`config.mk`:
```
export PLATFORM = sky130hd
export DESIGN_NAME = harris_response
export DESIGN_NICKNAME = harris_response
export VERILOG_FILES = /design/flow/design.v
export SDC_FILE = /design/flow/constraint.sdc
export NUM_CORES = 4
export LEC_CHECK = 0
export CAP_MARGIN = 20
export CORE_MARGIN = 2
export CORE_UTILIZATION = 40
export PLACE_DENSITY = 0.6
export SETUP_SLACK_MARGIN = 0.77
export SLEW_MARGIN = 20
```
`constraint.sdc`:
```
create_clock -name core_clock -period 12.6 [get_ports {clk}]
set_input_delay 2.5200 -clock core_clock [delete_from_list [all_inputs] [get_ports {clk}]]
set_output_delay 2.5200 -clock core_clock [all_outputs]
set_load 0.01 [all_outputs]
```
`run.sh`:
```
#!/bin/bash
# the make line also repeats each setting of config.mk as NAME=value (left out here)
make -C /OpenROAD-flow-scripts/flow DESIGN_CONFIG=/design/flow/config.mk WORK_HOME=/design/flow/orfs CLKGATE_MAP_FILE= finish
```
`design.v`:
```
`timescale 1ns / 1ps
module gauss1d #(
    parameter DATA_WIDTH = 14
)(
    input wire clk,
    input wire rst_n,
    input wire in_window_valid,
    input wire [DATA_WIDTH*5-1:0] in_window_value,
    output reg [4+DATA_WIDTH-1:0] out_event_value,
    output reg out_event_valid
    );
always @(posedge clk or negedge rst_n) begin
    if(~rst_n) begin
        out_event_value <= 0;
        out_event_valid <= 0;
    end
    else begin
        if(in_window_valid == 1) begin
            out_event_value <= in_window_value[DATA_WIDTH*0+DATA_WIDTH-1:DATA_WIDTH*0] + 4*in_window_value[DATA_WIDTH*1+DATA_WIDTH-1:DATA_WIDTH*1] + 6*in_window_value[DATA_WIDTH*2+DATA_WIDTH-1:DATA_WIDTH*2] + 4*in_window_value[DATA_WIDTH*3+DATA_WIDTH-1:DATA_WIDTH*3] + in_window_value[DATA_WIDTH*4+DATA_WIDTH-1:DATA_WIDTH*4];
            out_event_valid <= 1;
        end
        else begin
            out_event_value <= 0;
            out_event_valid <= 0;
        end
    end
end
endmodule
`timescale 1ns / 1ps
module gauss5 #(
    parameter DATA_WIDTH = 14
)(
    input wire clk,
    input wire rst_n,
    input wire [DATA_WIDTH*5*5-1:0] in_window_value,
    input wire in_window_valid,
    input wire [15:0] in_window_addr,
    input wire ready_for_new_event,      
    output reg [8+DATA_WIDTH-1:0] out_event_value,
    output reg out_event_valid,
    output reg [15:0] out_event_addr,
    output wire window_req               
    );
assign window_req = ready_for_new_event;
wire out_event_valid_0;
wire [DATA_WIDTH+4-1:0] out_event_value_0;
gauss1d #(
    .DATA_WIDTH(DATA_WIDTH)
) gauss1d_inst_0 (
    .clk(clk),
    .rst_n(rst_n),
    .in_window_valid(in_window_valid),
    .in_window_value(in_window_value[DATA_WIDTH*5*1-1:DATA_WIDTH*5*0]),
    .out_event_value(out_event_value_0),
    .out_event_valid(out_event_valid_0)
    );
wire out_event_valid_1;
wire [DATA_WIDTH+4-1:0] out_event_value_1;
gauss1d #(
    .DATA_WIDTH(DATA_WIDTH)
) gauss1d_inst_1 (
    .clk(clk),
    .rst_n(rst_n),
    .in_window_valid(in_window_valid),
    .in_window_value(in_window_value[DATA_WIDTH*5*2-1:DATA_WIDTH*5*1]),
    .out_event_value(out_event_value_1),
    .out_event_valid(out_event_valid_1)
    );
wire out_event_valid_2;
wire [DATA_WIDTH+4-1:0] out_event_value_2;
gauss1d #(
    .DATA_WIDTH(DATA_WIDTH)
) gauss1d_inst_2 (
    .clk(clk),
    .rst_n(rst_n),
    .in_window_valid(in_window_valid),
    .in_window_value(in_window_value[DATA_WIDTH*5*3-1:DATA_WIDTH*5*2]),
    .out_event_value(out_event_value_2),
    .out_event_valid(out_event_valid_2)
    );
wire out_event_valid_3;
wire [DATA_WIDTH+4-1:0] out_event_value_3;
gauss1d #(
    .DATA_WIDTH(DATA_WIDTH)
) gauss1d_inst_3 (
    .clk(clk),
    .rst_n(rst_n),
    .in_window_valid(in_window_valid),
    .in_window_value(in_window_value[DATA_WIDTH*5*4-1:DATA_WIDTH*5*3]),
    .out_event_value(out_event_value_3),
    .out_event_valid(out_event_valid_3)
    );
wire out_event_valid_4;
wire [DATA_WIDTH+4-1:0] out_event_value_4;
gauss1d #(
    .DATA_WIDTH(DATA_WIDTH)
) gauss1d_inst_4 (
    .clk(clk),
    .rst_n(rst_n),
    .in_window_valid(in_window_valid),
    .in_window_value(in_window_value[DATA_WIDTH*5*5-1:DATA_WIDTH*5*4]),
    .out_event_value(out_event_value_4),
    .out_event_valid(out_event_valid_4)
    );
always @(posedge clk or negedge rst_n) begin
    if(~rst_n) begin
        out_event_value <= 0;
        out_event_valid <= 0;
        out_event_addr <= 0;
    end
    else begin
        if(out_event_valid_0 == 1 && out_event_valid_1 == 1 && out_event_valid_2 == 1 && out_event_valid_3 == 1 && out_event_valid_4 == 1) begin
            out_event_value <= out_event_value_0 + 4*out_event_value_1 + 6*out_event_value_2 + 4*out_event_value_3 + out_event_value_4;
            out_event_valid <= 1;
            out_event_addr <= in_window_addr;
        end
        else begin
            out_event_value <= 0;
            out_event_valid <= 0;
            out_event_addr <= 0;
        end
    end
end
endmodule
`timescale 1ns / 1ps
module harrisres #(
    parameter DATA_WIDTH = 23
)(
    input wire clk,
    input wire rst_n,
    input wire [DATA_WIDTH-2:0] in_event_value_xx,
    input wire [DATA_WIDTH-1:0] in_event_value_xy,
    input wire [DATA_WIDTH-2:0] in_event_value_yy,
    input wire in_event_valid_xx,
    input wire in_event_valid_xy,
    input wire in_event_valid_yy,
    input wire [15:0] in_event_addr_xx,
    input wire [15:0] in_event_addr_xy,
    input wire [15:0] in_event_addr_yy,
    input wire ready_for_new_event,      
    output reg [DATA_WIDTH+22:0] out_event_value,
    output reg out_event_valid,
    output reg [15:0] out_event_addr,
    output wire event_req                
    );
assign event_req = ready_for_new_event;
always @(posedge clk or negedge rst_n) begin
    if(~rst_n) begin
        out_event_value <= 0;
        out_event_valid <= 0;
        out_event_addr <= 0;
    end
    else begin
        if(in_event_valid_xx == 1 && in_event_valid_xy == 1 && in_event_valid_yy == 1 && in_event_addr_xx == in_event_addr_xy && in_event_addr_xx == in_event_addr_yy) begin
            out_event_value <= 25 * in_event_value_xx * in_event_value_yy - 25 * in_event_value_xy * in_event_value_xy - (in_event_value_xx + in_event_value_yy) * (in_event_value_xx + in_event_value_yy);
            out_event_valid <= 1;
            out_event_addr <= in_event_addr_xx;
        end
        else begin
            out_event_value <= 0;
            out_event_valid <= 0;
            out_event_addr <= 0;
        end
    end
end
endmodule
`timescale 1ns / 1ps
module harris_response (
    input  wire         clk,
    input  wire         rst_n,
    input  wire [349:0] in_window_value_xx,
    input  wire [374:0] in_window_value_xy,
    input  wire [349:0] in_window_value_yy,
    input  wire         in_window_valid,
    input  wire [15:0]  in_window_addr,
    input  wire         ready_for_new_event,
    output wire [45:0]  out_event_value,
    output wire         out_event_valid,
    output wire [15:0]  out_event_addr,
    output wire         window_req
    );
wire [15:0] addr_xx, addr_xy, addr_yy;
wire [21:0] value_xx, value_yy;
wire [22:0] value_xy;
wire valid_xx, valid_xy, valid_yy;
wire req_xx, req_xy, req_yy;
wire event_req;
assign window_req = req_xx & req_xy & req_yy;
gauss5 #(.DATA_WIDTH(14)) gauss5_inst_xx (
    .clk(clk), .rst_n(rst_n),
    .in_window_value(in_window_value_xx), .in_window_valid(in_window_valid),
    .in_window_addr(in_window_addr), .ready_for_new_event(event_req),
    .out_event_valid(valid_xx), .out_event_addr(addr_xx),
    .out_event_value(value_xx), .window_req(req_xx));
gauss5 #(.DATA_WIDTH(15)) gauss5_inst_xy (
    .clk(clk), .rst_n(rst_n),
    .in_window_value(in_window_value_xy), .in_window_valid(in_window_valid),
    .in_window_addr(in_window_addr), .ready_for_new_event(event_req),
    .out_event_valid(valid_xy), .out_event_addr(addr_xy),
    .out_event_value(value_xy), .window_req(req_xy));
gauss5 #(.DATA_WIDTH(14)) gauss5_inst_yy (
    .clk(clk), .rst_n(rst_n),
    .in_window_value(in_window_value_yy), .in_window_valid(in_window_valid),
    .in_window_addr(in_window_addr), .ready_for_new_event(event_req),
    .out_event_valid(valid_yy), .out_event_addr(addr_yy),
    .out_event_value(value_yy), .window_req(req_yy));
harrisres #(.DATA_WIDTH(23)) harrisres_inst (
    .clk(clk), .rst_n(rst_n),
    .in_event_value_xx(value_xx), .in_event_value_yy(value_yy),
    .in_event_value_xy(value_xy),
    .in_event_valid_xx(valid_xx), .in_event_valid_yy(valid_yy),
    .in_event_valid_xy(valid_xy),
    .in_event_addr_xx(addr_xx), .in_event_addr_yy(addr_yy),
    .in_event_addr_xy(addr_xy),
    .ready_for_new_event(ready_for_new_event),
    .out_event_valid(out_event_valid), .out_event_addr(out_event_addr),
    .out_event_value(out_event_value), .event_req(event_req));
endmodule
```
==> results of run 1 <==
## layout make-up
cell class | count | area [µm²] | share of cell area [%]
Antenna cell | 81 | 202.7 | 0.1487
Sequential cell | 423 | 10600 | 7.771
Timing Repair Buffer | 1513 | 14550 | 10.67
Clock inverter | 36 | 500.5 | 0.3671
Inverter | 3238 | 12160 | 8.916
Clock buffer | 68 | 1508 | 1.106
Tap cell | 3762 | 4707 | 3.452
Multi-Input combinational cell | 8193 | 92120 | 67.57
## metrics by stage
| stage | instances | util [%] | worst slack (ns) | hold WS, ns |
|---|---|---|---|---|
| floorplan | 12160 | - | 0.7702 | 0.4118 |
| global placement | 17060 | 46.40 | 0.1972 | 0.4679 |
| detailed placement | 17060 | 46.40 | 0.1692 | 0.4558 |
| CTS | 17190 | 47.30 | 0.7672 | 0.4779 |
| global route | 17280 | 47.73 | 0.6103 | 0.4926 |
| finish | 17310 | 47.76 | 0.9503 | 0.4769 |
## repair_timing
item	in CTS	in global routing
gates cloned	0	3
gates resized	77	187
hold buffers	0	0
setup buffers	22	41
pin swaps	57	142
endpoints found under the hold margin	0	0
endpoints found under the setup margin	14	18
## metal layers
metal / vias to the layer above / global-route usage [%] / routed length (µm)
met5: - / 0 / 315
li1: 39200 / - / -
met1: 42780 / 35.24 / 161600
met2: 2401 / 45.33 / 188900
met4: 48 / 9.415 / 15420
met3: 599 / 3.825 / 22160
==> flow_summary.toml, run 1 <==
# physical design summary
[setup_path]
cp_slowest_cell = "fa_2"
critPathBufInv = 12
arrival_ns = 12.26
worstPathMaxFanout = 4
critPathMostFrequentCell = "fa_1"
timing.rr.end = "harrisres_inst.out_event_value[45]"
start_kind = "flip-flop"
crit_family = "adder cells"
end_kind = "flip-flop"
crit_path_start = "gauss5_inst_xy.out_event_value[3]"
cpPeakStageDelay_ns = 0.60
r2r_start = "gauss5_inst_xy.out_event_value[3]"
critical_path_class = "flip-flop to flip-flop"
worstSetupPathDepth = 46
reg2reg_depth = 46
cp.required_ns = 13.21
crit_end = "harrisres_inst.out_event_value[45]"
r2r_slack_ns = 0.95

[routing]
first_iter_violations = 5363
dr.pass1.iters = 6
drt-total-wl_mm = 388.3
drt-vias-per-instance = 4.911
wl_per_cell_um = 22.43
drc = 0
vias = 85040
ant_nets = 0

[logic_synthesis]
synth_cells = 12160
async_flop_share_pct = 100.0
fp_nets = 16980
ys_area_um2 = 115000
top_cell = "inv_1"
synth-edff-count = 0
synth_area_um2 = 115000
ys_sh_aoi_pct = 7.684
xor_share_pct = 4.396
synth-adder-area-share_pct = 56.29
syn-mean-instance-area_um2 = 9.451
synth_top_cell_by_area = "fa_1"
synth_seq_share_pct = 9.208
mux_share_pct = 0.05333
topCellsByArea = "fa_1 42%, ha_1 14%, inv_1 11%"
ys.flops = 423
flop_cell = "dfrtp_1"
synthTopLogicFamily = "adder cells"
synthTopCellsByCount = "3,224 x inv_1, 2,413 x fa_1, 1,311 x ha_1"
synth_cell_type_count = 74
simple_gate_share_pct = 10.77
top_area_share_pct = 42.02
yosysWarnings = 5
yosys_cells = 12160

[clock_network]
clkLatencyLatePin_ns = 0.75
clock_path_buffers = 3
cts_max_level = 2
cts-buffers-inserted = 57
path_clk_slew_ns = 0.07
root_buffer = "clkbuf_16"
cts_tree = "built"
cts.sink_count = 423

[min_path]
hold_end = "harrisres_inst.out_event_addr[1]"
holdCritPathClass = "flip-flop to flip-flop"
min_from = "gauss5_inst_yy.out_event_addr[1]"
min_delay_path_depth = 1

[die]
num_io_pins = 1159
rows = 196
coreArea_um2 = 285500
initCoreUtil_pct = 40.27
die_h_um = 540.1
dieWidth_um = 540.1
dieArea_um2 = 291700

[flow_run]
drv_cap = 0
warnings = 107

[place]
postPlaceCellArea_um2 = 132500
hpwlAfterDp_mm = 349.3
io_buffer_count = 1156
place.gp.congestion = 0.9775

[timing]
fmaxAchievable_ghz = 0.08584
maxSlewHeadroom_pct = 24.75
rsz0062_at_grt = "true"
drv_slew = 0
setup_violations = 0
hold_viol_final = 0
fin_setup_tns_ns = 0
tightest_slew_ns = 1.129
fin_skew_ns = 0.06292
min_period_over_period_pct = 92.46
fin_crit_ns = 11.65

[layout]
area_growth_pct = 18.60
fin_nets = 18250
fill_cells = 27310
fin_area_um2 = 136300

[global_routing]
grt_max_degree = 168
antenna_found_initial = 117
grt_pass1_wl_mm = 575.3
gr-total-overflow = 0
track_usage_pct = 26.88
grt_pass1_vias = 89640

[outcome]
status = "no timing/DRC/antenna violations"
==> run 2, diff against run 1 <==
- SETUP_SLACK_MARGIN: 0.77 -> default
- clock period: 12.6 -> 13.0 ns (I/O delays scaled with it)
==> flow_summary.toml, run 2 <==
# physical design summary
[die]
dieArea_um2 = 291700
coreArea_um2 = 285500
dieWidth_um = 540.1
initCoreUtil_pct = 40.27
die_h_um = 540.1
rows = 196
num_io_pins = 1159

[layout]
comb_area_um2 = 91120
fill_cells = 27480
fin_nets = 18080
final_util_pct = 46.92
flop_area_um2 = 10590
area_growth_pct = 16.51

[timing]
rsz0062_at_grt = "false"
min_period_over_period_pct = 95.93
fin_skew_ns = 0.06016
tightest_slew_ns = 1.122
maxSlewHeadroom_pct = 25.09
hold_viol_final = 0
hold_ws_ns = 0.4705
setup_violations = 0
fin_setup_tns_ns = 0
fmaxAchievable_ghz = 0.08019
finalWorstSetupSlack_ns = 0.5291
fin_crit_ns = 12.47
drv_slew = 0

[setup_path]
critPathBufInv = 9
cp_slowest_cell = "fa_1"
end_kind = "flip-flop"
cp.required_ns = 13.60
reg2reg_depth = 42
critPathMostFrequentCell = "fa_1"
r2r_start = "gauss5_inst_xy.out_event_value[7]"
crit_end = "harrisres_inst.out_event_value[45]"
timing.rr.end = "harrisres_inst.out_event_value[45]"
critical_path_class = "flip-flop to flip-flop"
crit_path_start = "gauss5_inst_xy.out_event_value[7]"
arrival_ns = 13.07
r2r_slack_ns = 0.53
start_kind = "flip-flop"
worstPathMaxFanout = 18
worstSetupPathDepth = 42
cpPeakStageDelay_ns = 0.60
crit_family = "adder cells"

[clock_network]
root_buffer = "clkbuf_16"
path_clk_slew_ns = 0.06
clock_path_buffers = 3
cts_max_level = 2
cts-buffers-inserted = 59
ctsHoldBuffers = 0
clkLatencyLatePin_ns = 0.75
cts.sink_count = 423
cts_tree = "built"

[logic_synthesis]
synth_top_cell_by_area = "fa_1"
synth_area_um2 = 115000
async_flop_share_pct = 100.0
synth-edff-count = 0
synth_seq_share_pct = 9.208
top_cell = "inv_1"
syn-mean-instance-area_um2 = 9.451
synthTopLogicFamily = "adder cells"
simple_gate_share_pct = 10.77
flop_cell = "dfrtp_1"
topCellsByArea = "fa_1 42%, ha_1 14%, inv_1 11%"
ys.flops = 423
fp_nets = 16980
mux_share_pct = 0.05333
yosys_cells = 12160
synth-adder-area-share_pct = 56.29
ys_area_um2 = 115000
synth_cell_type_count = 74
top_area_share_pct = 42.02
synth_cells = 12160
synthTopCellsByCount = "3,224 x inv_1, 2,413 x fa_1, 1,311 x ha_1"
xor_share_pct = 4.396
ys_sh_aoi_pct = 7.684
yosysWarnings = 5

[global_routing]
antenna_found_initial = 137
track_usage_pct = 26.95
grt_pass1_wl_mm = 576.5
gr-total-overflow = 0
grt_max_degree = 182
grt_pass1_vias = 89550

[min_path]
min_delay_path_depth = 1
holdCritPathClass = "flip-flop to flip-flop"
min_from = "gauss5_inst_yy.out_event_addr[2]"
hold_end = "harrisres_inst.out_event_addr[2]"

[flow_run]
warnings = 87
drv_cap = 0

[place]
io_buffer_count = 1156
place.gp.congestion = 0.9586
hpwlAfterDp_mm = 348.9
dpl_worst_slack_ns = 0.3696

[outcome]
status = "no timing/DRC/antenna violations"

[routing]
vias = 84720
drt-vias-per-instance = 4.946
drc = 0
drt-total-wl_mm = 387.9
first_iter_violations = 5192
dr.pass1.iters = 5
ant_nets = 0
wl_per_cell_um = 22.65
run 2: area by class of cell:
| class | count | area share [%] |
|---|---|---|
| inverter | 3238 | 9.075 |
| antenna | 57 | 0.1065 |
| clock inverter | 32 | 0.3914 |
| multi-input combinational | 8193 | 68.03 |
| clock buffer | 77 | 1.242 |
| tap | 3762 | 3.514 |
| timing repair buffer | 1345 | 9.733 |
| sequential | 423 | 7.906 |
run 2: metrics by stage:
stage	cells	instance area, µm²
after floorplan	12160	115000
after global placement	16960	131600
after detailed placement	16960	131600
after CTS	17070	133800
after global routing	17100	133900
final	17130	133900
run 2: per-layer routing:
layer	share of wire [%]	global-route usage, %	up-vias	wire length [µm]
li1	-	-	38830	-
met1	41	35.01	42860	159800
met2	49	46.39	2429	191300
met3	6.0	4.023	554	23140
met4	3.4	7.851	42	13320
met5	0.069	0	-	268
run 2: what timing repair did:
item | 4_1_cts | 5_1_grt
setup endpoints to repair | 0 | 1
setup buffers | 0 | 0
resized | 0 | 2
==> run 3, diff against run 2 <==
- CORE_UTILIZATION: 40 -> 72
- PLACE_DENSITY: 0.6 -> 0.66
- SETUP_SLACK_MARGIN: default -> -0.77
- clock period: 13.0 -> 10.6 ns (I/O delays scaled with it)
==> flow_summary.toml, run 3 <==
# physical design summary
[clock_network]
cts_max_level = 2
cts_tree = "built"
path_clk_slew_ns = 0.08
cts.sink_count = 423
root_buffer = "clkbuf_16"
clock_path_buffers = 3
cts-buffers-inserted = 54
clkLatencyLatePin_ns = 0.79

[logic_synthesis]
ys.flops = 423
synth-edff-count = 0
mux_share_pct = 0.05333
synth-adder-area-share_pct = 56.29
synth_top_cell_by_area = "fa_1"
xor_share_pct = 4.396
synth_cells = 12160
yosys_cells = 12160
simple_gate_share_pct = 10.77
synthTopCellsByCount = "3,224 x inv_1, 2,413 x fa_1, 1,311 x ha_1"
top_cell = "inv_1"
synth_cell_type_count = 74
fp_nets = 16980
async_flop_share_pct = 100.0
syn-mean-instance-area_um2 = 9.451
flop_cell = "dfrtp_1"
synth_seq_share_pct = 9.208
ys_sh_aoi_pct = 7.684
synthTopLogicFamily = "adder cells"
ys_area_um2 = 115000
yosysWarnings = 5
synth_area_um2 = 115000
topCellsByArea = "fa_1 42%, ha_1 14%, inv_1 11%"
top_area_share_pct = 42.02

[routing]
drt-vias-per-instance = 6.162
drt-total-wl_mm = 434.4
drc = 0
ant_nets = 0
wl_per_cell_um = 27.06
first_iter_violations = 11830
dr.pass1.iters = 17
vias = 98920

[setup_path]
worstSetupPathDepth = 46
cp.required_ns = 11.22
timing.rr.end = "harrisres_inst.out_event_value[45]"
cp_slowest_cell = "fa_1"
crit_path_start = "gauss5_inst_yy.out_event_value[1]"
cpPeakStageDelay_ns = 0.56
end_kind = "flip-flop"
critPathBufInv = 13
reg2reg_depth = 46
r2r_start = "gauss5_inst_yy.out_event_value[1]"
crit_family = "adder cells"
worstPathMaxFanout = 9
arrival_ns = 12.65
r2r_slack_ns = -1.42
start_kind = "flip-flop"
crit_end = "harrisres_inst.out_event_value[45]"
critical_path_class = "flip-flop to flip-flop"

[outcome]
violations = "negative setup slack"
status = "failed layout checks"

[timing]
maxSlewHeadroom_pct = 6.520
fin_crit_ns = 12.02
hold_viol_final = 0
fin_skew_ns = 0.06874
tightest_slew_ns = 1.397
setup_violations = 31
fmaxAchievable_ghz = 0.08316
drv_slew = 0
finalWorstSetupSlack_ns = -1.425
min_period_over_period_pct = 113.4
hold_ws_ns = 0.4382
rsz0062_at_grt = "true"

[global_routing]
antenna_found_initial = 136
track_usage_pct = 54.71
grt_pass1_vias = 107900
grt_pass1_wl_mm = 646.6
gr-total-overflow = 0
grt_max_degree = 143

[die]
dieWidth_um = 403.6
dieArea_um2 = 162900
coreArea_um2 = 158400
num_io_pins = 1159
initCoreUtil_pct = 72.58
die_h_um = 403.6
rows = 146

[flow_run]
warnings = 86
drv_cap = 0

[place]
hpwlAfterDp_mm = 353.0
io_buffer_count = 1156
place.gp.congestion = 1.121
postPlaceCellArea_um2 = 133800

[layout]
area_growth_pct = 19.59
fin_area_um2 = 137500
fill_cells = 8079
fin_nets = 18660

[min_path]
holdCritPathClass = "flip-flop to flip-flop"
hold_end = "harrisres_inst.out_event_addr[15]"
min_delay_path_depth = 1
min_from = "gauss5_inst_yy.out_event_addr[15]"
## run 3: cell type report
| class | count | area (µm²) | share of cell area, % |
|---|---|---|---|
| inverter | 3238 | 12160 | 8.845 |
| multi-input combinational | 8193 | 92250 | 67.10 |
| timing repair buffer | 1930 | 17690 | 12.87 |
| clock inverter | 27 | 416.7 | 0.3031 |
| sequential | 423 | 10590 | 7.701 |
| clock buffer | 70 | 1533 | 1.115 |
| antenna | 100 | 250.2 | 0.1820 |
| tap | 2072 | 2592 | 1.886 |
## run 3: stage by stage
stage	util (%)	setup slack, ns	setup TNS (ns)	std cells
2_1_floorplan	-	-0.7080	-7.389	12160
3_3_place_gp	84.48	-1.256	-22.83	15830
3_5_place_dp	84.48	-1.592	-28.38	15830
4_1_cts	86.05	-0.9830	-18.78	15930
5_1_grt	86.72	-1.613	-33.46	16000
6_report	86.80	-1.425	-25.66	16050
## run 3: what timing repair did
action | CTS | global route
setup buffers | 24 | 25
hold buffers | 0 | 0
endpoints found under the setup margin | 24 | 29
cloned | 1 | 2
gates resized | 95 | 128
pin swaps | 65 | 61
hold endpoints to repair | 0 | 0
## run 3: routing by layer
metal	vias up	GRT usage (%)	share of wire [%]
met1	48020	58.24	30
met5	-	4.877	0.28
met2	7749	77.58	42
met3	3055	32.26	16
li1	40000	-	-
met4	98	44.76	11
==> run 4, diff against run 3 <==
- ABC_AREA: default -> 1
- CAP_MARGIN: 20 -> 0
- CELL_PAD_IN_SITES_DETAIL_PLACEMENT: default -> 0
- CELL_PAD_IN_SITES_GLOBAL_PLACEMENT: default -> 2
- CORE_ASPECT_RATIO: default -> 1.53
- CORE_MARGIN: 2 -> 10
- CORE_UTILIZATION: 72 -> 26
- CTS_CLUSTER_DIAMETER: default -> 89
- MAX_ROUTING_LAYER: default -> met5
- PLACE_DENSITY: 0.66 -> default
- PLACE_DENSITY_LB_ADDON: default -> 0.11
- SETUP_SLACK_MARGIN: -0.77 -> 0.53
- TNS_END_PERCENT: default -> 55
- clock period: 10.6 -> 13.0 ns (I/O delays scaled with it)
==> flow_summary.toml, run 4 <==
# physical design summary
[logic_synthesis]
mux_share_pct = 0.008651
synth_seq_share_pct = 9.148
synthTopCellsByCount = "3,967 x inv_1, 2,413 x fa_1, 1,975 x nand2_1"
yosysWarnings = 5
topCellsByArea = "fa_1 42%, ha_1 14%, inv_1 13%"
synthTopLogicFamily = "adder cells"
synth_cell_type_count = 54
synth-adder-area-share_pct = 55.93
top_area_share_pct = 41.75
async_flop_share_pct = 100.0
synth_area_um2 = 115700
ys_area_um2 = 115700
top_cell = "inv_1"
xor_share_pct = 2.421
simple_gate_share_pct = 11.48
ys_sh_aoi_pct = 7.083
synth_cells = 13590
syn-mean-instance-area_um2 = 8.514
synth-edff-count = 0
flop_cell = "dfrtp_1"
ys.flops = 423
yosys_cells = 13590
fp_nets = 18410
synth_top_cell_by_area = "fa_1"

[setup_path]
r2r_start = "gauss5_inst_xy.out_event_value[14]"
crit_path_start = "gauss5_inst_xy.out_event_value[14]"
crit_family = "adder cells"
end_kind = "flip-flop"
critical_path_class = "flip-flop to flip-flop"
cp_slowest_cell = "dfrtp_2"
reg2reg_depth = 41
timing.rr.end = "harrisres_inst.out_event_value[43]"
worstSetupPathDepth = 41
start_kind = "flip-flop"
cp.required_ns = 13.63
cpPeakStageDelay_ns = 0.60
r2r_slack_ns = 0.99
crit_end = "harrisres_inst.out_event_value[43]"
critPathMostFrequentCell = "fa_1"
arrival_ns = 12.64
worstPathMaxFanout = 9
critPathBufInv = 8

[timing]
drv_slew = 0
min_period_over_period_pct = 92.39
maxSlewHeadroom_pct = 20.08
tightest_slew_ns = 1.199
finalWorstSetupSlack_ns = 0.9894
fin_crit_ns = 12.01
fin_setup_tns_ns = 0
fmaxAchievable_ghz = 0.08326
rsz0062_at_grt = "true"
fin_skew_ns = 0.07457
setup_violations = 0
hold_viol_final = 0

[die]
rows = 303
dieWidth_um = 559.3
dieArea_um2 = 472700
num_io_pins = 1159
die_h_um = 845.2
coreArea_um2 = 444300
initCoreUtil_pct = 26.04

[routing]
wl_per_cell_um = 24.45
first_iter_violations = 3452
vias = 89700
dr.pass1.iters = 6
drc = 0
drt-vias-per-instance = 4.302
ant_nets = 0
drt-total-wl_mm = 509.8

[clock_network]
cts-buffers-inserted = 69
cts.sink_count = 423
path_clk_slew_ns = 0.05
clock_path_buffers = 3
root_buffer = "clkbuf_16"
clkLatencyLatePin_ns = 0.73
cts_tree = "built"
cts_max_level = 3

[min_path]
min_delay_path_depth = 2
hold_end = "harrisres_inst.out_event_addr[1]"
holdCritPathClass = "flip-flop to flip-flop"
min_from = "gauss5_inst_yy.out_event_addr[1]"

[global_routing]
gr-total-overflow = 0
track_usage_pct = 21.23
grt_pass1_wl_mm = 726.4
grt_max_degree = 114
grt_pass1_vias = 102700
antenna_found_initial = 170

[outcome]
status = "no timing/DRC/antenna violations"

[place]
io_buffer_count = 1156
dpl_worst_slack_ns = 0.6597
postPlaceCellArea_um2 = 135700
hpwlAfterDp_mm = 474.7
place.gp.congestion = 0.9188

[layout]
comb_area_um2 = 89010
fill_cells = 48100
flop_area_um2 = 10590
fin_area_um2 = 138200
fin_nets = 19630
area_growth_pct = 19.44

[flow_run]
warnings = 79
drv_cap = 0
-- run 4: layout make-up --
| cell class | instances | share of cell area (%) |
|---|---|---|
| Multi-Input combinational cell | 8884 | 64.41 |
| Inverter | 4014 | 10.91 |
| Timing Repair Buffer | 1414 | 9.816 |
| Sequential cell | 423 | 7.664 |
| Tap cell | 5947 | 5.384 |
| Clock buffer | 82 | 1.357 |
| Clock inverter | 42 | 0.3866 |
| Antenna cell | 42 | 0.07605 |
-- run 4: stage by stage --
stage | utilization (%) | hold slack [ns] | cells
3_3_place_gp | 30.53 | 0.4148 | 20680
3_5_place_dp | 30.53 | 0.4183 | 20680
2_1_floorplan | - | 0.3976 | 13590
5_1_grt | 31.09 | 0.3532 | 20820
6_report | 31.10 | 0.3637 | 20850
4_1_cts | 31.07 | 0.3430 | 20800
-- run 4: per-layer routing --
layer	part of all wire (%)	GRT usage [%]
met1	35	21.45
met2	57	43.02
met3	3.9	3.513
met4	4.4	7.572
met5	0.21	0
-- run 4: repair_timing --
action	4_1_cts	5_1_grt
hold endpoints to repair	0	0
gates resized	0	5
buffers inserted	0	3
endpoints found under the setup margin	0	6
hold buffers	0	0
==> run 5, diff against run 4 <==
- CELL_PAD_IN_SITES_DETAIL_PLACEMENT: 0 -> default
- CELL_PAD_IN_SITES_GLOBAL_PLACEMENT: 2 -> default
- CORE_ASPECT_RATIO: 1.53 -> 1.12
- CORE_MARGIN: 10 -> 2
- CORE_UTILIZATION: 26 -> 54
- CTS_CLUSTER_DIAMETER: 89 -> 32
- HOLD_SLACK_MARGIN: default -> 0.28
- MAX_ROUTING_LAYER: met5 -> met4
- PLACE_DENSITY_LB_ADDON: 0.11 -> default
- SETUP_SLACK_MARGIN: 0.53 -> default
- TNS_END_PERCENT: 55 -> default
- clock period: 13.0 -> 20.0 ns (I/O delays scaled with it)
==> flow_summary.toml, run 5 <==
# physical design summary
[logic_synthesis]
ys.flops = 423
syn-mean-instance-area_um2 = 8.514
synth_cells = 13590
top_cell = "inv_1"
xor_share_pct = 2.421
ys_sh_aoi_pct = 7.083
fp_nets = 18410
async_flop_share_pct = 100.0
synth-edff-count = 0
yosysWarnings = 5
synth_top_cell_by_area = "fa_1"
simple_gate_share_pct = 11.48
flop_cell = "dfrtp_1"
synthTopCellsByCount = "3,967 x inv_1, 2,413 x fa_1, 1,975 x nand2_1"
topCellsByArea = "fa_1 42%, ha_1 14%, inv_1 13%"
mux_share_pct = 0.008651
top_area_share_pct = 41.75
synthTopLogicFamily = "adder cells"
ys_area_um2 = 115700
synth_seq_share_pct = 9.148
synth_cell_type_count = 54
yosys_cells = 13590
synth-adder-area-share_pct = 55.93
synth_area_um2 = 115700

[routing]
drc = 0
wl_per_cell_um = 25.44
dr.pass1.iters = 9
drt-total-wl_mm = 450.0
drt-vias-per-instance = 5.402
ant_nets = 0
vias = 95540
first_iter_violations = 7099

[layout]
fin_nets = 19510
area_growth_pct = 16.26
final_util_pct = 63.23
fill_cells = 18300

[setup_path]
timing.rr.end = "harrisres_inst.out_event_value[45]"
start_kind = "flip-flop"
crit_family = "adder cells"
cp.required_ns = 20.59
cpPeakStageDelay_ns = 0.99
r2r_start = "gauss5_inst_xx.out_event_value[3]"
critical_path_class = "flip-flop to flip-flop"
worstPathMaxFanout = 17
reg2reg_depth = 47
end_kind = "flip-flop"
worstSetupPathDepth = 47
cp_slowest_cell = "clkinv_1"
critPathBufInv = 12
crit_path_start = "gauss5_inst_xx.out_event_value[3]"
r2r_slack_ns = 6.72
crit_end = "harrisres_inst.out_event_value[45]"
arrival_ns = 13.87

[clock_network]
cts-buffers-inserted = 100
clkLatencyLatePin_ns = 0.77
ctsHoldBuffers = 0
cts_resized = 0
cts_tree = "built"
path_clk_slew_ns = 0.05
root_buffer = "clkbuf_16"
cts.sink_count = 423
cts_setup_buffers = 0
cts_max_level = 3
clock_path_buffers = 3

[place]
place.gp.congestion = 1.073
io_buffer_count = 1156
hpwlAfterDp_mm = 393.9

[min_path]
min_from = "gauss5_inst_yy.out_event_addr[4]"
min_delay_path_depth = 2
hold_end = "harrisres_inst.out_event_addr[4]"
holdCritPathClass = "flip-flop to flip-flop"

[die]
dieWidth_um = 441.4
coreArea_um2 = 212800
die_h_um = 493.9
initCoreUtil_pct = 54.38
dieArea_um2 = 218000
rows = 179
num_io_pins = 1159

[global_routing]
grt_pass1_wl_mm = 657.9
grt_max_degree = 76
gr-total-overflow = 0
antenna_found_initial = 131
track_usage_pct = 43.37
grt_pass1_vias = 103700

[timing]
setup_violations = 0
fmaxAchievable_ghz = 0.07532
fin_setup_tns_ns = 0
fin_skew_ns = 0.1071
maxSlewHeadroom_pct = 20.70
min_period_over_period_pct = 66.39
fin_crit_ns = 13.28
tightest_slew_ns = 1.190
drv_slew = 0
hold_viol_final = 0
rsz0062_at_grt = "false"

[flow_run]
warnings = 77
drv_cap = 0

[outcome]
status = "no timing/DRC/antenna violations"
run 5: layout make-up:
class | instances | area (µm²) | share of cell area (%)
Multi-Input combinational cell | 8884 | 89040 | 66.19
Inverter | 4014 | 15070 | 11.20
Timing Repair Buffer | 1264 | 12390 | 9.214
Sequential cell | 423 | 10590 | 7.871
Tap cell | 2805 | 3510 | 2.609
Clock buffer | 107 | 2579 | 1.917
Clock inverter | 81 | 1070 | 0.7952
Antenna cell | 109 | 272.8 | 0.2028
run 5: layer usage:
metal  vias to the layer above  wire length [µm]  GRT usage, %
met1                     47350            158200         47.92
met3                      1383             44250         13.32
met5                         -                 0             -
met4                         0             44440         34.44
met2                      4407            203100         64.96
li1                      42400                 -             -
run 5: metrics by stage:
stage	std cells	hold slack, ns	instance area, µm²	setup WS [ns]
3_3_place_gp	17390	0.4253	130600	7.224
6_report	17690	0.4344	134500	6.722
2_1_floorplan	13590	0.3976	115700	9.480
3_5_place_dp	17390	0.4230	130600	7.174
4_1_cts	17580	0.4344	134200	7.150
5_1_grt	17680	0.4596	134500	6.305
==> run 6, diff against run 5 <==
- CAP_MARGIN: 0 -> 20
- CELL_PAD_IN_SITES_DETAIL_PLACEMENT: default -> 1
- CELL_PAD_IN_SITES_GLOBAL_PLACEMENT: default -> 2
- CORE_ASPECT_RATIO: 1.12 -> 1.53
- CORE_MARGIN: 2 -> 10
- CORE_UTILIZATION: 54 -> 26
- CTS_CLUSTER_DIAMETER: 32 -> 89
- HOLD_SLACK_MARGIN: 0.28 -> default
- PLACE_DENSITY_LB_ADDON: default -> 0.11
- SETUP_SLACK_MARGIN: default -> 0.53
- TNS_END_PERCENT: default -> 55
- clock period: 20.0 -> 13.0 ns (I/O delays scaled with it)
==> flow_summary.toml, run 6 <==
# physical design summary
[timing]
rsz0062_at_grt = "false"
hold_viol_final = 0
drv_slew = 0
fin_crit_ns = 11.94
fin_setup_tns_ns = 0
tightest_slew_ns = 1.215
fin_skew_ns = 0.07676
min_period_over_period_pct = 91.83
setup_violations = 0
fmaxAchievable_ghz = 0.08377
hold_ws_ns = 0.4291
maxSlewHeadroom_pct = 19.01

[flow_run]
warnings = 85
drv_cap = 0

[setup_path]
crit_family = "adder cells"
r2r_slack_ns = 1.06
r2r_start = "gauss5_inst_xy.out_event_value[4]"
arrival_ns = 12.52
critPathMostFrequentCell = "inv_1"
critical_path_class = "flip-flop to flip-flop"
crit_path_start = "gauss5_inst_xy.out_event_value[4]"
start_kind = "flip-flop"
cpPeakStageDelay_ns = 0.65
worstPathMaxFanout = 8
cp.required_ns = 13.58
timing.rr.end = "harrisres_inst.out_event_value[34]"
end_kind = "flip-flop"
worstSetupPathDepth = 48
reg2reg_depth = 48
critPathBufInv = 13
cp_slowest_cell = "dfrtp_1"
crit_end = "harrisres_inst.out_event_value[34]"

[min_path]
hold_end = "harrisres_inst.out_event_addr[9]"
min_from = "gauss5_inst_yy.out_event_addr[9]"
min_delay_path_depth = 2
holdCritPathClass = "flip-flop to flip-flop"

[place]
hpwlAfterDp_mm = 480.6
place.gp.congestion = 0.9043
io_buffer_count = 1156

[global_routing]
gr-total-overflow = 0
antenna_found_initial = 177
grt_pass1_wl_mm = 737.5
track_usage_pct = 22.08
grt_pass1_vias = 106500
grt_max_degree = 125

[clock_network]
cts-buffers-inserted = 68
root_buffer = "clkbuf_16"
clkLatencyLatePin_ns = 0.74
path_clk_slew_ns = 0.06
ctsHoldBuffers = 0
cts.sink_count = 423
cts_tree = "built"
cts_max_level = 3
clock_path_buffers = 3

[die]
initCoreUtil_pct = 26.04
num_io_pins = 1159
dieWidth_um = 559.3
dieArea_um2 = 472700
coreArea_um2 = 444300
rows = 303
die_h_um = 845.2

[logic_synthesis]
synth_cell_type_count = 54
simple_gate_share_pct = 11.48
ys_sh_aoi_pct = 7.083
ys_area_um2 = 115700
synth_cells = 13590
ys.flops = 423
synthTopCellsByCount = "3,967 x inv_1, 2,413 x fa_1, 1,975 x nand2_1"
synth_seq_share_pct = 9.148
fp_nets = 18410
topCellsByArea = "fa_1 42%, ha_1 14%, inv_1 13%"
synthTopLogicFamily = "adder cells"
synth-adder-area-share_pct = 55.93
synth_area_um2 = 115700
xor_share_pct = 2.421
mux_share_pct = 0.008651
async_flop_share_pct = 100.0
top_area_share_pct = 41.75
syn-mean-instance-area_um2 = 8.514
yosys_cells = 13590
flop_cell = "dfrtp_1"
synth-edff-count = 0
yosysWarnings = 5
top_cell = "inv_1"
synth_top_cell_by_area = "fa_1"

[routing]
ant_nets = 0
drt-total-wl_mm = 514.4
wl_per_cell_um = 24.56
first_iter_violations = 2762
dr.pass1.iters = 5
vias = 91090
drt-vias-per-instance = 4.349
drc = 0

[layout]
fill_cells = 52680
fin_nets = 19630
area_growth_pct = 19.69

[outcome]
status = "no timing/DRC/antenna violations"
-- run 6: layout make-up --
class                           count  area (µm²)  area share (%)
Antenna cell                      127       317.8          0.2295
Clock buffer                       86        1849           1.335
Clock inverter                     39       476.7          0.3442
Inverter                         4014       15090           10.89
Multi-Input combinational cell   8884       89050           64.31
Sequential cell                   423       10600           7.651
Tap cell                         5947        7441           5.373
Timing Repair Buffer             1424       13670           9.869
-- run 6: timing repair --
| item | in CTS | in global routing |
|---|---|---|
| buffers inserted | 0 | 7 |
| cloned | 0 | 0 |
| pin swaps | 0 | 0 |
| endpoints found under the setup margin | 5 | 12 |
| resized | 2 | 18 |
-- run 6: per-layer routing --
metal,GRT usage (%),routed length [µm],up-vias
li1,-,-,42640
met1,21.57,181000,46450
met2,43.70,291300,1433
met3,3.477,19000,578
met4,7.465,23170,0
met5,-,0,-
-- run 6: per-stage QoR --
step / setup WS, ns / cell area, µm² / utilization, % / std cells
finish: 1.062 / 138500 / 31.17 / 20940
floorplan: 2.480 / 115700 / - / 13590
global route: 0.5481 / 138500 / 31.16 / 20930
global placement: 0.5151 / 135700 / 30.54 / 20690
CTS: 0.5549 / 138000 / 31.07 / 20810
detailed placement: 0.3618 / 135700 / 30.55 / 20690
==> run 7, diff against run 6 <==
- ABC_AREA: 1 -> default
- CELL_PAD_IN_SITES_DETAIL_PLACEMENT: 1 -> 0
- CELL_PAD_IN_SITES_GLOBAL_PLACEMENT: 2 -> 0
- CORE_ASPECT_RATIO: 1.53 -> 0.72
- CORE_MARGIN: 10 -> 2
- CORE_UTILIZATION: 26 -> 72
- CTS_CLUSTER_DIAMETER: 89 -> 114
- MIN_ROUTING_LAYER: default -> met1
- PLACE_DENSITY: default -> 0.91
- PLACE_DENSITY_LB_ADDON: 0.11 -> default
- SETUP_SLACK_MARGIN: 0.53 -> 1.0
- TNS_END_PERCENT: 55 -> 95
- clock period: 13.0 -> 11.6 ns (I/O delays scaled with it)
==> flow_summary.toml, run 7 <==
# generated from flow reports
[logic_synthesis]
synth_top_cell_by_area = "fa_1"
async_flop_share_pct = 100.0
top_area_share_pct = 42.02
ys_area_um2 = 115000
synth_cell_type_count = 74
fp_nets = 16980
xor_share_pct = 4.396
simple_gate_share_pct = 10.77
ys_sh_aoi_pct = 7.684
synth_seq_share_pct = 9.208
synth_cells = 12160
synthTopLogicFamily = "adder cells"
mux_share_pct = 0.05333
syn-mean-instance-area_um2 = 9.451
topCellsByArea = "fa_1 42%, ha_1 14%, inv_1 11%"
yosys_cells = 12160
flop_cell = "dfrtp_1"
synth-edff-count = 0
yosysWarnings = 5
top_cell = "inv_1"
synth_area_um2 = 115000
synthTopCellsByCount = "3,224 x inv_1, 2,413 x fa_1, 1,311 x ha_1"
synth-adder-area-share_pct = 56.29
ys.flops = 423

[clock_network]
ctsHoldBuffers = 0
cts.sink_count = 423
cts_max_level = 2
cts-buffers-inserted = 50
root_buffer = "clkbuf_16"
clock_path_buffers = 3

[place]
io_buffer_count = 1156
postPlaceCellArea_um2 = 132700
dp_cells = 15710
place.gp.congestion = 1.261
hpwlAfterDp_mm = 365.9

[die]
dieWidth_um = 474.9
num_io_pins = 1159
die_h_um = 343.1
coreArea_um2 = 158700
dieArea_um2 = 162900
initCoreUtil_pct = 72.43
rows = 124

[outcome]
first-error = "[ERROR GRT-0229] Vertical edge usage exceeds the maximum allowed. (6, 25) usage=65535 limit=2200"
lastStage = "global routing (5_1_grt)"
status = "aborted with a tool error"
==> run 7: stage by stage <==
stage / utilization [%] / setup WS (ns) / hold WS [ns]
2_1_floorplan: - / 0.5900 / 0.4118
3_3_place_gp: 83.57 / -0.08925 / 0.4363
3_5_place_dp: 83.58 / -0.2933 / 0.4414
4_1_cts: 85.43 / 0.06702 / 0.4600
==> run 7: what timing repair did <==
action / CTS
gates cloned: 2
resized: 157
setup endpoints to repair: 29
pin swaps: 138
buffers inserted: 42
==> run 8, diff against run 7 <==
- CELL_PAD_IN_SITES_DETAIL_PLACEMENT: 0 -> default
- CELL_PAD_IN_SITES_GLOBAL_PLACEMENT: 0 -> default
- CORE_ASPECT_RATIO: 0.72 -> default
- CORE_UTILIZATION: 72 -> 61
- CTS_CLUSTER_DIAMETER: 114 -> default
- CTS_CLUSTER_SIZE: default -> 31
- MAX_ROUTING_LAYER: met4 -> default
- MIN_ROUTING_LAYER: met1 -> default
- PLACE_DENSITY: 0.91 -> default
- SETUP_SLACK_MARGIN: 1.0 -> -0.85
- TNS_END_PERCENT: 95 -> default
- clock period: 11.6 -> 8.27 ns (I/O delays scaled with it)
==> flow_summary.toml, run 8 <==
# physical design summary
[flow_run]
warnings = 97
drv_cap = 0

[routing]
first_iter_violations = 8268
vias = 93570
drt-vias-per-instance = 5.636
dr.pass1.iters = 8
drc = 0
wl_per_cell_um = 25.36
drt-total-wl_mm = 421.0
ant_nets = 0

[clock_network]
clock_path_buffers = 3
ctsHoldBuffers = 0
cts_tree = "built"
root_buffer = "clkbuf_16"
path_clk_slew_ns = 0.07
cts-buffers-inserted = 51
cts.sink_count = 423
clkLatencyLatePin_ns = 0.73
cts_max_level = 2

[logic_synthesis]
yosysWarnings = 5
xor_share_pct = 4.396
top_area_share_pct = 42.02
synth_area_um2 = 115000
fp_nets = 16980
top_cell = "inv_1"
synth-adder-area-share_pct = 56.29
mux_share_pct = 0.05333
ys_area_um2 = 115000
flop_cell = "dfrtp_1"
synth_top_cell_by_area = "fa_1"
ys_sh_aoi_pct = 7.684
async_flop_share_pct = 100.0
synth_cells = 12160
syn-mean-instance-area_um2 = 9.451
synthTopLogicFamily = "adder cells"
synth_seq_share_pct = 9.208
synth_cell_type_count = 74
simple_gate_share_pct = 10.77
ys.flops = 423
synth-edff-count = 0
synthTopCellsByCount = "3,224 x inv_1, 2,413 x fa_1, 1,311 x ha_1"
topCellsByArea = "fa_1 42%, ha_1 14%, inv_1 11%"
yosys_cells = 12160

[setup_path]
critPathMostFrequentCell = "fa_1"
r2r_slack_ns = -3.32
critPathBufInv = 9
worstSetupPathDepth = 41
reg2reg_depth = 41
crit_family = "adder cells"
timing.rr.end = "harrisres_inst.out_event_value[45]"
critical_path_class = "flip-flop to flip-flop"
worstPathMaxFanout = 4
cpPeakStageDelay_ns = 0.58
crit_end = "harrisres_inst.out_event_value[45]"
cp_slowest_cell = "fa_1"
crit_path_start = "gauss5_inst_xy.out_event_value[5]"
r2r_start = "gauss5_inst_xy.out_event_value[5]"
start_kind = "flip-flop"
cp.required_ns = 8.86
arrival_ns = 12.18
end_kind = "flip-flop"

[place]
io_buffer_count = 1156
hpwlAfterDp_mm = 367.4
place.gp.congestion = 1.074
dp_cells = 16360
dpl_worst_slack_ns = -3.622

[layout]
comb_area_um2 = 92940
area_growth_pct = 21.75
fin_cells = 16600
final_util_pct = 74.60
fill_cells = 13180
flop_area_um2 = 10590
fin_nets = 18810

[outcome]
status = "failed layout checks"
violations = "negative setup slack"

[global_routing]
gr-total-overflow = 0
grt_max_degree = 181
track_usage_pct = 44.61
antenna_found_initial = 117
grt_pass1_wl_mm = 624.1
grt_pass1_vias = 102000

[die]
die_h_um = 438.1
initCoreUtil_pct = 61.28
coreArea_um2 = 187600
dieWidth_um = 438.1
rows = 159
dieArea_um2 = 191900
num_io_pins = 1159

[timing]
setup_violations = 41
min_period_over_period_pct = 140.1
rsz0062_at_grt = "true"
maxSlewHeadroom_pct = 22.22
finalWorstSetupSlack_ns = -3.315
drv_slew = 0
hold_viol_final = 0
tightest_slew_ns = 1.158
fin_skew_ns = 0.07306
fmaxAchievable_ghz = 0.08632
fin_crit_ns = 11.59

[min_path]
hold_end = "harrisres_inst.out_event_addr[4]"
holdCritPathClass = "flip-flop to flip-flop"
min_from = "gauss5_inst_yy.out_event_addr[4]"
min_delay_path_depth = 1
-- run 8: per-layer routing --
layer	global-route usage (%)	part of all wire (%)
met1	54.14	35
met2	67.76	45
met3	16.07	12
met4	28.16	7.8
met5	0	0.092
-- run 8: layout make-up --
cell class / count / area share [%]
timing repair buffer: 2084 / 13.73
clock buffer: 66 / 1.016
tap: 2495 / 2.230
clock inverter: 28 / 0.2128
multi-input combinational: 8193 / 66.41
sequential: 423 / 7.568
inverter: 3238 / 8.697
antenna: 76 / 0.1359
-- run 8: repair_timing --
item | CTS | global route
buffers inserted | 54 | 46
resized | 220 | 162
hold endpoints to repair | 0 | 0
cloned | 0 | 1
endpoints found under the setup margin | 38 | 38
pin swaps | 173 | 134
-- run 8: through the flow --
stage | hold WS [ns] | area, µm² | setup TNS [ns]
6_report | 0.4559 | 140000 | -96.94
5_1_grt | 0.4713 | 139900 | -107.10
4_1_cts | 0.4613 | 138700 | -89.62
3_5_place_dp | 0.4478 | 135700 | -109.47
3_3_place_gp | 0.4358 | 135700 | -102.25
2_1_floorplan | 0.4118 | 115400 | -65.56
==> run 9, diff against run 8 <==
- CELL_PAD_IN_SITES_DETAIL_PLACEMENT: default -> 2
- CELL_PAD_IN_SITES_GLOBAL_PLACEMENT: default -> 0
- CORE_ASPECT_RATIO: default -> 1.31
- CORE_UTILIZATION: 61 -> 64
- CTS_CLUSTER_DIAMETER: default -> 114
- CTS_CLUSTER_SIZE: 31 -> 57
- GPL_ROUTABILITY_DRIVEN: default -> 0
- HOLD_SLACK_MARGIN: default -> 0.11
- MAX_ROUTING_LAYER: default -> met4
- MIN_ROUTING_LAYER: default -> met2
- PLACE_DENSITY_LB_ADDON: default -> 0.3
- SETUP_SLACK_MARGIN: -0.85 -> default
- SLEW_MARGIN: 20 -> 25
- TNS_END_PERCENT: default -> 60
- clock period: 8.27 -> 10.3 ns (I/O delays scaled with it)
==> flow_summary.toml, run 9 <==
# generated from flow reports
[logic_synthesis]
synth_seq_share_pct = 9.208
synth_top_cell_by_area = "fa_1"
synth_area_um2 = 115000
synth-adder-area-share_pct = 56.29
xor_share_pct = 4.396
async_flop_share_pct = 100.0
fp_nets = 16980
synthTopCellsByCount = "3,224 x inv_1, 2,413 x fa_1, 1,311 x ha_1"
top_area_share_pct = 42.02
simple_gate_share_pct = 10.77
synth-edff-count = 0
ys_sh_aoi_pct = 7.684
mux_share_pct = 0.05333
synthTopLogicFamily = "adder cells"
yosys_cells = 12160
yosysWarnings = 5
ys.flops = 423
topCellsByArea = "fa_1 42%, ha_1 14%, inv_1 11%"
synth_cell_type_count = 74
flop_cell = "dfrtp_1"
ys_area_um2 = 115000
top_cell = "inv_1"
syn-mean-instance-area_um2 = 9.451
synth_cells = 12160

[outcome]
first-error = "Error: detail_place.tcl, 38 bad optional access"
lastStage = "detailed placement (3_5_place_dp)"
status = "aborted with a tool error"

[die]
die_h_um = 489.1
dieArea_um2 = 183100
rows = 178
num_io_pins = 1159
dieWidth_um = 374.3
initCoreUtil_pct = 64.20
coreArea_um2 = 179100

[place]
io_buffer_count = 1156
## run 9: stage by stage
| step | cell area, µm² | TNS, ns |
|---|---|---|
| floorplan | 115100 | -8.762 |
| global placement | 134600 | -27.71 |
==> run 10, diff against run 9 <==
- CELL_PAD_IN_SITES_DETAIL_PLACEMENT: 2 -> 0
- CORE_MARGIN: 2 -> 5
- MAX_ROUTING_LAYER: met4 -> met5
==> flow_summary.toml, run 10 <==
# generated from flow reports
[logic_synthesis]
yosysWarnings = 5
ys_area_um2 = 115000
synth_seq_share_pct = 9.208
synth_cells = 12160
flop_cell = "dfrtp_1"
synthTopCellsByCount = "3,224 x inv_1, 2,413 x fa_1, 1,311 x ha_1"
synthTopLogicFamily = "adder cells"
synth_area_um2 = 115000
async_flop_share_pct = 100.0
ys_sh_aoi_pct = 7.684
xor_share_pct = 4.396
yosys_cells = 12160
synth_top_cell_by_area = "fa_1"
topCellsByArea = "fa_1 42%, ha_1 14%, inv_1 11%"
synth_cell_type_count = 74
mux_share_pct = 0.05333
top_area_share_pct = 42.02
synth-edff-count = 0
fp_nets = 16980
synth-adder-area-share_pct = 56.29
syn-mean-instance-area_um2 = 9.451
ys.flops = 423
simple_gate_share_pct = 10.77
top_cell = "inv_1"

[clock_network]
root_buffer = "clkbuf_16"
cts_max_level = 1
clock_path_buffers = 3
cts-buffers-inserted = 18
ctsHoldBuffers = 0
cts.sink_count = 423

[die]
rows = 178
dieWidth_um = 380.3
num_io_pins = 1159
die_h_um = 495.1
coreArea_um2 = 179100
initCoreUtil_pct = 64.20
dieArea_um2 = 188300

[place]
dp_cells = 16140
hpwlAfterDp_mm = 354.9
postPlaceCellArea_um2 = 134600
io_buffer_count = 1156

[global_routing]
track_usage_pct = 73.63
gr-total-overflow = 539

[outcome]
first-error = "[ERROR GRT-0116] Global routing finished with congestion. Check the congestion regions in the DRC Viewer."
lastStage = "global routing (5_1_grt)"
status = "aborted with a tool error"
[run 10: metrics by stage]
stage / worst slack [ns] / setup TNS (ns) / hold slack, ns / util [%]
detailed placement: -1.609 / -32.82 / 0.4444 / 75.18
global placement: -1.293 / -27.15 / 0.4413 / 75.18
floorplan: -0.7105 / -8.762 / 0.4118 / -
CTS: -1.329 / -26.19 / 0.4785 / 76.23
[run 10: repair_timing]
action,4_1_cts
setup endpoints to repair,32
buffers inserted,44
pin swaps,104
resized,166
cloned,1
[run 10: metal layers]
| metal | global-route usage (%) | overflow |
|---|---|---|
| met5 | 50.25 | 52 |
| met4 | 54.08 | 87 |
| met3 | 81.20 | 287 |
| met2 | 79.65 | 113 |
| met1 | - | - |
==> run 11, diff against run 10 <==
- ABC_AREA: default -> 1
- CAP_MARGIN: 20 -> 0
- CELL_PAD_IN_SITES_DETAIL_PLACEMENT: 0 -> default
- CELL_PAD_IN_SITES_GLOBAL_PLACEMENT: 0 -> default
- CORE_ASPECT_RATIO: 1.31 -> 1.12
- CORE_MARGIN: 5 -> 2
- CORE_UTILIZATION: 64 -> 44
- CTS_CLUSTER_DIAMETER: 114 -> 32
- CTS_CLUSTER_SIZE: 57 -> default
- GPL_ROUTABILITY_DRIVEN: 0 -> default
- HOLD_SLACK_MARGIN: 0.11 -> default
- MAX_ROUTING_LAYER: met5 -> met4
- MIN_ROUTING_LAYER: met2 -> default
- PLACE_DENSITY_LB_ADDON: 0.3 -> default
- SLEW_MARGIN: 25 -> 20
- TNS_END_PERCENT: 60 -> default
- clock period: 10.3 -> 13.0 ns (I/O delays scaled with it)
==> flow_summary.toml, run 11 <==
# physical design summary
[clock_network]
path_clk_slew_ns = 0.04
clkLatencyLatePin_ns = 0.78
clock_path_buffers = 3
cts_setup_buffers = 0
root_buffer = "clkbuf_16"
cts.sink_count = 423
cts_max_level = 3
cts-buffers-inserted = 106
ctsHoldBuffers = 0
cts_tree = "built"

[logic_synthesis]
synth-adder-area-share_pct = 55.93
async_flop_share_pct = 100.0
fp_nets = 18410
ys_area_um2 = 115700
topCellsByArea = "fa_1 42%, ha_1 14%, inv_1 13%"
synth_cell_type_count = 54
yosysWarnings = 5
mux_share_pct = 0.008651
xor_share_pct = 2.421
synth_cells = 13590
flop_cell = "dfrtp_1"
synthTopCellsByCount = "3,967 x inv_1, 2,413 x fa_1, 1,975 x nand2_1"
synth_seq_share_pct = 9.148
ys_sh_aoi_pct = 7.083
simple_gate_share_pct = 11.48
syn-mean-instance-area_um2 = 8.514
yosys_cells = 13590
top_cell = "inv_1"
top_area_share_pct = 41.75
synth_top_cell_by_area = "fa_1"
synth-edff-count = 0
synth_area_um2 = 115700
synthTopLogicFamily = "adder cells"
ys.flops = 423

[setup_path]
cp.required_ns = 13.69
end_kind = "flip-flop"
critPathBufInv = 5
critPathMostFrequentCell = "fa_1"
crit_end = "harrisres_inst.out_event_value[43]"
reg2reg_depth = 40
worstSetupPathDepth = 40
cp_slowest_cell = "dfrtp_1"
start_kind = "flip-flop"
r2r_slack_ns = 0.91
worstPathMaxFanout = 11
cpPeakStageDelay_ns = 0.68
critical_path_class = "flip-flop to flip-flop"
timing.rr.end = "harrisres_inst.out_event_value[43]"
crit_path_start = "gauss5_inst_xy.out_event_value[3]"
crit_family = "adder cells"
r2r_start = "gauss5_inst_xy.out_event_value[3]"
arrival_ns = 12.78

[timing]
setup_violations = 0
fin_crit_ns = 12.09
hold_ws_ns = 0.5217
fin_setup_tns_ns = 0
tightest_slew_ns = 1.120
maxSlewHeadroom_pct = 25.33
min_period_over_period_pct = 92.99
fmaxAchievable_ghz = 0.08272
fin_skew_ns = 0.09327
rsz0062_at_grt = "false"
hold_viol_final = 0
drv_slew = 0

[die]
coreArea_um2 = 261900
num_io_pins = 1159
dieWidth_um = 488.6
dieArea_um2 = 267100
rows = 199
initCoreUtil_pct = 44.17
die_h_um = 546.7

[min_path]
min_delay_path_depth = 2
holdCritPathClass = "flip-flop to flip-flop"
min_from = "gauss5_inst_yy.out_event_addr[5]"
hold_end = "harrisres_inst.out_event_addr[5]"

[global_routing]
grt_max_degree = 157
track_usage_pct = 34.57
grt_pass1_vias = 97540
antenna_found_initial = 129
gr-total-overflow = 0
grt_pass1_wl_mm = 640.7

[routing]
ant_nets = 0
drt-vias-per-instance = 5.042
drc = 0
vias = 93210
dr.pass1.iters = 8
wl_per_cell_um = 23.90
first_iter_violations = 6005
drt-total-wl_mm = 441.9

[flow_run]
drv_cap = 0
warnings = 79

[layout]
fill_cells = 25210
flop_area_um2 = 10590
area_growth_pct = 17.71
comb_area_um2 = 89020
fin_nets = 19600
final_util_pct = 52.00

[place]
place.gp.congestion = 1.029
io_buffer_count = 1156
hpwlAfterDp_mm = 397.9

[outcome]
status = "no timing/DRC/antenna violations"
[run 11: area by class of cell]
class	instances	area share, %
Multi-Input combinational cell	8884	65.36
Inverter	4014	11.06
Timing Repair Buffer	1348	9.570
Sequential cell	423	7.774
Tap cell	3517	3.231
Clock buffer	118	2.039
Clock inverter	83	0.7726
Antenna cell	101	0.1856
[run 11: per-stage QoR]
stage / setup slack [ns] / cells / area [µm²]
2_1_floorplan: 2.480 / 13590 / 115700
3_3_place_gp: 0.9110 / 18190 / 132100
3_5_place_dp: 0.8009 / 18190 / 132100
4_1_cts: 0.7974 / 18390 / 135900
5_1_grt: 0.2335 / 18480 / 136200
6_report: 0.9107 / 18490 / 136200
[run 11: timing repair]
action,in CTS,in global routing
hold endpoints to repair,0,0
gates resized,0,1
endpoints found under the setup margin,0,1
[run 11: per-layer routing]
layer  wire (µm)  part of all wire, %  track usage, %
met2      210200                   48           55.09
met4       39220                  8.9           24.69
met5           0                    0               -
met1      161600                   37           39.25
met3       30870                  7.0           6.193
==> run 12, diff against run 11 <==
- CAP_MARGIN: 0 -> 20
- CORE_ASPECT_RATIO: 1.12 -> default
- CORE_UTILIZATION: 44 -> 64
- CTS_CLUSTER_DIAMETER: 32 -> default
- CTS_CLUSTER_SIZE: default -> 100
- MAX_ROUTING_LAYER: met4 -> default
- PLACE_DENSITY: default -> 0.6
- TNS_END_PERCENT: default -> 15
- clock period: 13.0 -> 8.03 ns (I/O delays scaled with it)
==> flow_summary.toml, run 12 <==
# physical design summary
[routing]
drt-total-wl_mm = 449.3
vias = 104300
dr.pass1.iters = 11
drt-vias-per-instance = 5.741
ant_nets = 0
first_iter_violations = 11020
drc = 0
wl_per_cell_um = 24.74

[timing]
finalWorstSetupSlack_ns = -2.757
fin_skew_ns = 0.05277
drv_slew = 0
min_period_over_period_pct = 134.3
maxSlewHeadroom_pct = 28.00
hold_ws_ns = 0.4296
setup_violations = 40
fmaxAchievable_ghz = 0.09270
fin_crit_ns = 10.79
rsz0062_at_grt = "true"
hold_viol_final = 0
tightest_slew_ns = 1.080

[logic_synthesis]
yosysWarnings = 5
synth_cell_type_count = 54
synth_seq_share_pct = 9.148
synth-edff-count = 0
xor_share_pct = 2.421
synthTopCellsByCount = "3,967 x inv_1, 2,413 x fa_1, 1,975 x nand2_1"
ys.flops = 423
synth_top_cell_by_area = "fa_1"
mux_share_pct = 0.008651
async_flop_share_pct = 100.0
ys_sh_aoi_pct = 7.083
top_area_share_pct = 41.75
ys_area_um2 = 115700
fp_nets = 18410
yosys_cells = 13590
simple_gate_share_pct = 11.48
flop_cell = "dfrtp_1"
synthTopLogicFamily = "adder cells"
synth_area_um2 = 115700
top_cell = "inv_1"
synth-adder-area-share_pct = 55.93
syn-mean-instance-area_um2 = 8.514
topCellsByArea = "fa_1 42%, ha_1 14%, inv_1 13%"
synth_cells = 13590

[clock_network]
cts.sink_count = 423
root_buffer = "clkbuf_16"
clkLatencyLatePin_ns = 0.72
ctsHoldBuffers = 0
clock_path_buffers = 3
cts_max_level = 2
cts_tree = "built"
path_clk_slew_ns = 0.06
cts-buffers-inserted = 53

[setup_path]
worstPathMaxFanout = 6
reg2reg_depth = 50
critPathMostFrequentCell = "inv_1"
crit_family = "adder cells"
start_kind = "flip-flop"
critical_path_class = "flip-flop to flip-flop"
crit_path_start = "gauss5_inst_xx.out_event_value[3]"
critPathBufInv = 15
arrival_ns = 11.38
r2r_start = "gauss5_inst_xx.out_event_value[3]"
cp_slowest_cell = "fa_1"
cpPeakStageDelay_ns = 0.55
crit_end = "harrisres_inst.out_event_value[34]"
timing.rr.end = "harrisres_inst.out_event_value[34]"
r2r_slack_ns = -2.76
end_kind = "flip-flop"
cp.required_ns = 8.63
worstSetupPathDepth = 50

[min_path]
hold_end = "harrisres_inst.out_event_addr[10]"
min_from = "gauss5_inst_yy.out_event_addr[10]"
holdCritPathClass = "flip-flop to flip-flop"
min_delay_path_depth = 2

[global_routing]
grtUsageMet1_pct = 56.81
grt_pass1_wl_mm = 664.9
gr-total-overflow = 0
grt_max_degree = 139
grt_util_met2_pct = 72.29
antenna_found_initial = 110
met3_usage_pct = 19.33
track_usage_pct = 49.12
top_usage_layer = "met2"
grt_pass1_vias = 111700

[place]
io_buffer_count = 1156
hpwlAfterDp_mm = 391.9
dpl_worst_slack_ns = -2.777
dp_cells = 17910
place.gp.congestion = 1.153

[layout]
fin_cells = 18160
area_growth_pct = 23.48
fin_nets = 20500
fill_cells = 11860
final_util_pct = 79.31

[die]
dieWidth_um = 429.2
initCoreUtil_pct = 64.23
dieArea_um2 = 184200
coreArea_um2 = 180200
rows = 156
die_h_um = 429.2
num_io_pins = 1159

[outcome]
status = "failed layout checks"
violations = "negative setup slack"

[flow_run]
warnings = 88
drv_cap = 0
## run 12: per-stage QoR
stage | setup TNS, ns | area, µm²
after global placement | -80.21 | 138200
after CTS | -75.96 | 141700
after global routing | -98.30 | 142800
final | -86.42 | 142900
after detailed placement | -88.42 | 138200
after floorplan | -49.07 | 116300
## run 12: area by class of cell
class,count,area [µm²],area share (%)
clock buffer,67,1489,1.042
inverter,4014,15170,10.62
sequential,423,10600,7.416
clock inverter,33,452.9,0.3170
multi-input combinational,8884,91100,63.76
tap,2370,2965,2.075
timing repair buffer,2307,20940,14.66
antenna,65,162.7,0.1138
## run 12: timing repair
item | 4_1_cts | 5_1_grt
endpoints found under the setup margin | 40 | 41
gates cloned | 1 | 0
gates resized | 274 | 218
pin swaps | 120 | 134
buffers inserted | 60 | 25
## run 12: layer usage
layer  routed length [µm]  part of all wire (%)
met1               147900                    33
met2               190900                    42
met3                62740                    14
met4                47130                    10
met5                  610                  0.14
